== build 83 ==
## AHBPERIPH
module AHBPERIPH(
  input  wire        HCLK,
  input  wire        HRESETn,
  input  wire [31:0] HADDR,
  input  wire [1:0]  HTRANS,
  input  wire        HWRITE,
  input  wire [31:0] HWDATA,
  output wire [31:0] HRDATA,
  output wire        HREADY,
  input  wire        RsRx,
  output wire        RsTx,
  input  wire        capture_event,
  output wire        PWM_OUT,
  input  wire [15:0] GPIOIN,
  output wire [15:0] GPIOOUT,
  output wire [6:0]  seg,
  output wire        dp,
  output wire [3:0]  an,
  output wire        uart_irq,
  output wire        timer_irq,
  output wire        gpio_irq
);
Size in the first run: ~2300 cells after synthesis, roughly 680 flip-flops, about 150 I/O pins, ~0.030 mm² of cells after synthesis.
make LEC_CHECK=0 CAP_MARGIN=20 CELL_PAD_IN_SITES_DETAIL_PLACEMENT=1 CORE_MARGIN=2 CORE_UTILIZATION=40 HOLD_SLACK_MARGIN=0.26 MIN_ROUTING_LAYER=met2 PLACE_DENSITY_LB_ADDON=0.0 SETUP_SLACK_MARGIN=1.38 SLEW_MARGIN=0 TNS_END_PERCENT=30 finish   # period 10.0 ns
run.sh (not shown) runs the stock make flow with config.mk's settings and CLKGATE_MAP_FILE=.
The inputs of build 52 differ from those of build 83 as listed below.
Settings: PLACE_DENSITY newly set to 0.6; CORE_UTILIZATION changed from 40 to 42; SETUP_SLACK_MARGIN removed (was 1.38); MIN_ROUTING_LAYER removed (was met2); CELL_PAD_IN_SITES_DETAIL_PLACEMENT removed (was 1); HOLD_SLACK_MARGIN removed (was 0.26); TNS_END_PERCENT removed (was 30); SLEW_MARGIN changed from 0 to 20; PLACE_DENSITY_LB_ADDON removed (was 0.0); the clock period (ns, I/O delays scaled along) changed from 10.0 to 7.3.
Notes after the runs:
- Routing layer with the top usage in global route: met3 -> build 83, met2 -> build 52
- The register area share after synthesis of build 52 and that of build 83 are within noise of each other.
- In build 52 relative to build 83, wire length of the first global-routing pass had gone down by more than 10%.
- Worst setup slack delta (build 52 − build 83): unfavourable
- The worst hold slack reported for build 52 is smaller than that of build 83 by 17 ps.
- Build 52 contains fewer vias than build 83.
- In build 52 the pin slew with the least headroom to its limit turned out 5.7 ps higher than in build 83.
- Build 52 vs build 83, clock power share went down by 0.3 points.
- Build 83 → build 52: remaining antenna violation count barely changed, combinational logic power increased by about 30% relative to the old numbers, pin count of the biggest net entering global routing has decreased.
- The die of build 52 is smaller than the one used in build 83.
Input changes introduced in build 22 (baseline for comparison: build 52):
Settings: SETUP_SLACK_MARGIN now -0.05, previously not set; CORE_UTILIZATION now 40, was 42.
## What came out
Build 52 and build 22 ended up with nearly the same total non-filler cell area in the finished layout.
Of build 52 and build 22, the lower core utilization belongs to build 22.
No run among build 52 and build 22 stopped early or left any final violation; all are clean.
| non-clock buffer count | build 22 vs build 52 | 5 lower |
From build 52 to build 22 the numbers moved as follows: height of the chip now sits higher, total number of vias now sits higher.
Between build 22 and build 52, the area added between synthesis and finish does not differ in any meaningful way.
The run showing the greater per-cell via count in the routed design is build 22.
[compare] base=build 52 new=build 22: power share of the sequential group fell 0.6 points, largest net degree at the start of global routing picked up an extra 14%.
For share of cell area taken by multi-input logic gates, build 52 and build 22 come out practically identical.
Delta(internal power, build 22 - build 52) > 0
Input changes introduced in build 25 (baseline for comparison: build 22):
Settings: setting MAX_ROUTING_LAYER to met4 for the first time; setting CTS_CLUSTER_DIAMETER to 356 for the first time; changing SETUP_SLACK_MARGIN from -0.05 to -0.39; changing CAP_MARGIN from 20 to 15; changing CORE_UTILIZATION from 40 to 72; changing the clock period (ns, I/O delays scaled along) from 7.3 to 4.06.
--- outcome ---
Build 22: flow completed, timing, DRC and antenna clean. Build 25 -> stages 100% | layout checks FAIL | negative setup slack. Build 22 was routed with fewer vias than build 25. Going from build 22 to build 25, post-placement cell count shrank by more than 10%. In the tables for build 25 and build 22, wire length after detailed routing reads lower with build 25. Library cell contributing the largest single delay on the critical path: nor4_1 -> build 22, clkdlybuf4s50_1 -> build 25. Slack of the worst reg-to-reg path is higher on build 22.


== exp/xenon ==
Starting RTL as in the previous note.
Settings: LEC_CHECK=0, CAP_MARGIN=20, CORE_MARGIN=2, CORE_UTILIZATION=72, CTS_CLUSTER_DIAMETER=359, CTS_CLUSTER_SIZE=13, PLACE_DENSITY_LB_ADDON=0.27, SETUP_SLACK_MARGIN=1.2, SLEW_MARGIN=20, TNS_END_PERCENT=5; clock period 4.08 ns.
exp/xenon reached the final stage; the timing, design-rule and antenna checks on its layout passed.
## Diff of input files: exp/raven against exp/xenon
Settings: an added PLACE_DENSITY of 0.6; a deleted TNS_END_PERCENT that had been 5; an added ABC_AREA of 1; a deleted CTS_CLUSTER_DIAMETER that had been 359; a deleted PLACE_DENSITY_LB_ADDON that had been 0.27; a change of CTS_CLUSTER_SIZE from 13 to 93; a change of CORE_UTILIZATION from 72 to 65; a change of SETUP_SLACK_MARGIN from 1.2 to -0.46; a change of the clock period (ns, I/O delays scaled along) from 4.08 to 11.7.
==> comparison <==
[compare] base=exp/xenon new=exp/raven: total placed cells including tap cells has increased, global-route usage lower, first-pass GRT wire length now larger. Maximum number of pins on one net before global-route repair: exp/raven higher than exp/xenon. Part of the power in combinational logic: exp/raven vs exp/xenon down 4.7 points. Run comparison: exp/raven cell with the largest stage delay on the worst path sky130_fd_sc_hd__o311ai_0; exp/xenon cell with the largest stage delay on the worst path sky130_fd_sc_hd__edfxtp_1. Taking exp/xenon as the reference, in exp/raven slew at the pin closest to its max-slew limit +130 ps; minimum hold slack +230 ps.
Setup changes, exp/raven to exp/onyx
Settings: CORE_UTILIZATION changed from 65 to 72; MAX_ROUTING_LAYER newly set to met4; CTS_CLUSTER_SIZE removed (was 93); SETUP_SLACK_MARGIN removed (was -0.46); CAP_MARGIN changed from 20 to 15; ABC_AREA removed (was 1); the clock period (ns, I/O delays scaled along) changed from 11.7 to 4.14.
--- outcome ---
- Finished, but not clean: exp/onyx, with negative setup slack.
- Die size sits lower in exp/onyx than in exp/raven.
- On cell area, exp/raven loses to exp/onyx.
- Of exp/raven and exp/onyx, exp/onyx shows the lower critical path required time, with exp/raven above it.
Edits applied to the flow inputs when going from exp/onyx to exp/delta:
Settings: CTS_CLUSTER_DIAMETER now 28, previously not set; CTS_CLUSTER_SIZE now 36, previously not set; SETUP_SLACK_MARGIN now 0.53, previously not set.
Notes after the runs:
- No crash in exp/onyx: every stage finished, but the layout fails its final checks due to negative setup slack.
- Finished, but not clean: exp/delta, with negative setup slack.
- exp/delta vs exp/onyx on relative contribution of the clock network to total power: exp/delta is the higher one.
- In the tables for exp/onyx and exp/delta, total routing usage reported by global routing reads lower with exp/onyx.
- Net switching power of exp/delta exceeds that of exp/onyx by more than a quarter.
- Leakage power total grows by more than 10% when moving from exp/onyx to exp/delta.
- Compared with exp/onyx, in exp/delta critical path depth in cells now sits higher, TritonCTS buffer count now sits higher, average wire per standard cell now sits higher.
- exp/delta reports a higher wire length than exp/onyx does.
- As far as sequential cell area in the final layout is concerned, exp/delta and exp/onyx perform about the same.
- Final total power grows by more than a quarter when moving from exp/onyx to exp/delta.
- Looking at worst hold slack after final layout across both flows, exp/delta is the weaker of the two, with exp/onyx ahead.
> inputs changed (exp/delta -> exp/juniper)
Settings: CORE_UTILIZATION changed from 72 to 40; CTS_CLUSTER_DIAMETER removed (was 28); MAX_ROUTING_LAYER removed (was met4); CAP_MARGIN changed from 15 to 20; CTS_CLUSTER_SIZE removed (was 36); SETUP_SLACK_MARGIN removed (was 0.53); the clock period (ns, I/O delays scaled along) changed from 4.14 to 14.7.
### Flow results
Both conditions hold for exp/juniper: the flow ran to the end and the final layout passed the timing, design-rule and antenna checks.
Logic area (lower): exp/juniper
Comparing exp/juniper and exp/delta, wire length of the first global-routing pass is lower on exp/juniper.
Design area (lower): exp/juniper
exp/delta leaves less setup margin than exp/juniper.
Height of the die: exp/juniper > exp/delta
exp/juniper ended up with a higher cell total after placement than exp/delta did.
Final weighted congestion in routability-driven placement: exp/juniper lower than exp/delta
Against exp/delta, exp/juniper reports a maximum fanout count along the critical path that is higher.
No activity file was given, so power comes from the tool's default toggle rates.
